Design comp_mult_top, start of the top module:
module comp_mult_top #(
parameter NO_MULT   = 4     ,  
parameter APB_BADDR = 0     ,  
parameter SYS_AW    = 16    ,  
parameter REG_DW    = 16       
)(
input                    clk         ,  
input                    rst_n       ,  
input      [ SYS_AW-1:0] apb_paddr   ,  
input                    apb_psel    ,  
input                    apb_penable ,  
input                    apb_pwrite  ,  
input      [REG_DW -1:0] apb_pwdata  ,  
output                   apb_pready  ,  
output reg [REG_DW -1:0] apb_prdata  ,  
output reg               apb_pslverr ,  
output reg               mem_ce      ,  
output reg               mem_we      ,  
output reg [SYS_AW -1:0] mem_addr    ,  
output reg [     8 -1:0] mem_wr_data ,  
input      [     8 -1:0] mem_rd_data    
);
For scale: about 180 flip-flops, about 89 I/O pins, about 23000 um^2 of cells after synthesis.
Settings: LEC_CHECK=0, ABC_AREA=1, CAP_MARGIN=20, CORE_MARGIN=2, CORE_UTILIZATION=71, CTS_CLUSTER_DIAMETER=197, CTS_CLUSTER_SIZE=32, HOLD_SLACK_MARGIN=-0.09, PLACE_DENSITY_LB_ADDON=0.27, SETUP_SLACK_MARGIN=0.16, SLEW_MARGIN=20; clock period 6.54 ns.
run.sh (not shown) runs the stock make flow with config.mk's settings and CLKGATE_MAP_FILE=.
The baseline finished but fails on setup timing.
Rerun with:
==> flow/config.mk (replaced) <==
export PLATFORM = sky130hd
export DESIGN_NAME = comp_mult_top
export DESIGN_NICKNAME = comp_mult_top
export VERILOG_FILES = /design/flow/design.v
export SDC_FILE = /design/flow/constraint.sdc
export NUM_CORES = 4
export LEC_CHECK = 0
export CAP_MARGIN = 20
export CORE_MARGIN = 2
export CORE_UTILIZATION = 64
export SETUP_SLACK_MARGIN = 2.27
export SLEW_MARGIN = 20
==> flow/constraint.sdc (replaced) <==
create_clock -name core_clock -period 8.42 [get_ports {clk}]
set_input_delay 1.6840 -clock core_clock [delete_from_list [all_inputs] [get_ports {clk}]]
set_output_delay 1.6840 -clock core_clock [all_outputs]
set_load 0.01 [all_outputs]
Now the flow finished with timing, DRC and antenna clean.
Area after synthesis went down by 7.7%.
Count of clock-buffer cells in the layout rises by 3.
Final cell count shrinks by 25%.
Worst setup slack gets better by 1.4 ns.
Rerun with:
--- a/flow/config.mk
+++ b/flow/config.mk
@@ -9,4 +9,3 @@
 export CORE_MARGIN = 2
-export CORE_UTILIZATION = 64
-export SETUP_SLACK_MARGIN = 2.27
+export CORE_UTILIZATION = 40
 export SLEW_MARGIN = 20
==> flow/constraint.sdc (replaced) <==
create_clock -name core_clock -period 11.4 [get_ports {clk}]
set_input_delay 2.2800 -clock core_clock [delete_from_list [all_inputs] [get_ports {clk}]]
set_output_delay 2.2800 -clock core_clock [all_outputs]
set_load 0.01 [all_outputs]
What happened:
- clock power fell by 31%
- via count fell by 4.8%
- register-to-register slack gets better by 2.2 ns
- combinational power went down by 42%
- synthesized area is unchanged
- die area goes up by 59%
- core utilization fell by 32 points
- global-route usage goes down by 13 points
- hold slack barely changes
- setup slack is better by 0.51 ns
Rerun with:
--- a/flow/config.mk
+++ b/flow/config.mk
@@ -10,2 +10,3 @@
 export CORE_UTILIZATION = 40
+export SETUP_SLACK_MARGIN = 1.74
 export SLEW_MARGIN = 20
==> flow/constraint.sdc (replaced) <==
create_clock -name core_clock -period 9.39 [get_ports {clk}]
set_input_delay 1.8780 -clock core_clock [delete_from_list [all_inputs] [get_ports {clk}]]
set_output_delay 1.8780 -clock core_clock [all_outputs]
set_load 0.01 [all_outputs]
The new run went through all stages and came out clean.
Cell area rises by a few percent.
Clock-buffer cell count rose by 1.
Worst hold slack got worse by 0.014 ns.
Utilization is higher by 2.4 points.
Via count rises slightly.
Rerun with:
--- a/flow/config.mk
+++ b/flow/config.mk
@@ -9,4 +9,6 @@
 export CORE_MARGIN = 2
-export CORE_UTILIZATION = 40
-export SETUP_SLACK_MARGIN = 1.74
+export CORE_UTILIZATION = 66
+export CTS_CLUSTER_SIZE = 36
+export HOLD_SLACK_MARGIN = 0.29
+export SETUP_SLACK_MARGIN = 1.24
 export SLEW_MARGIN = 20
==> flow/constraint.sdc (replaced) <==
create_clock -name core_clock -period 8.58 [get_ports {clk}]
set_input_delay 1.7160 -clock core_clock [delete_from_list [all_inputs] [get_ports {clk}]]
set_output_delay 1.7160 -clock core_clock [all_outputs]
set_load 0.01 [all_outputs]
What happened: Synthesized area does not change; sequential power went up by roughly a tenth; count of clock-buffer cells in the layout goes down by 2; clock power is higher by about a fifth; hold slack improved by 0.015 ns; wire length went down slightly; register-to-register slack loses 0.81 ns; final area went down slightly; utilization grows by 31 points; first-iteration DRC count came out higher by roughly a tenth.

========
comp_mult_top again, from the RTL that the note above started with.
==> flow/config.mk <==
export PLATFORM = sky130hd
export DESIGN_NAME = comp_mult_top
export DESIGN_NICKNAME = comp_mult_top
export VERILOG_FILES = /design/flow/design.v
export SDC_FILE = /design/flow/constraint.sdc
export NUM_CORES = 4
export LEC_CHECK = 0
export CAP_MARGIN = 40
export CELL_PAD_IN_SITES_GLOBAL_PLACEMENT = 0
export CORE_MARGIN = 2
export CORE_UTILIZATION = 67
export CTS_CLUSTER_DIAMETER = 334
export CTS_CLUSTER_SIZE = 100
export SLEW_MARGIN = 0
export TNS_END_PERCENT = 10
==> flow/constraint.sdc <==
create_clock -name core_clock -period 10.0 [get_ports {clk}]
set_input_delay 2.0000 -clock core_clock [delete_from_list [all_inputs] [get_ports {clk}]]
set_output_delay 2.0000 -clock core_clock [all_outputs]
set_load 0.01 [all_outputs]
Next try:
- CAP_MARGIN: 40 -> 20
- CELL_PAD_IN_SITES_GLOBAL_PLACEMENT: 0 -> unset
- CORE_ASPECT_RATIO: unset -> 1.76
- CORE_UTILIZATION: 67 -> 16
- CTS_CLUSTER_DIAMETER: 334 -> unset
- CTS_CLUSTER_SIZE: 100 -> unset
- HOLD_SLACK_MARGIN: unset -> 0.25
- MAX_ROUTING_LAYER: unset -> met5
- MIN_ROUTING_LAYER: unset -> met2
- PLACE_DENSITY_LB_ADDON: unset -> 0.21
- SLEW_MARGIN: 0 -> 15
- TNS_END_PERCENT: 10 -> 45
The new run completed without violations. Global-route usage shrinks by 17 points. First-iteration DRC count grows to 2.7 times its value. Die size rose to 4.1 times its value. Design area climbs by 7.4%. Setup slack improved by 130 ps. Clock skew grows by 4.5 ps. Power grows by 6.1%. Hold slack hardly moves. Wire length increases by 42%. Combinational power is higher by about 6%.
Power is estimated from default activity; no workload was simulated.
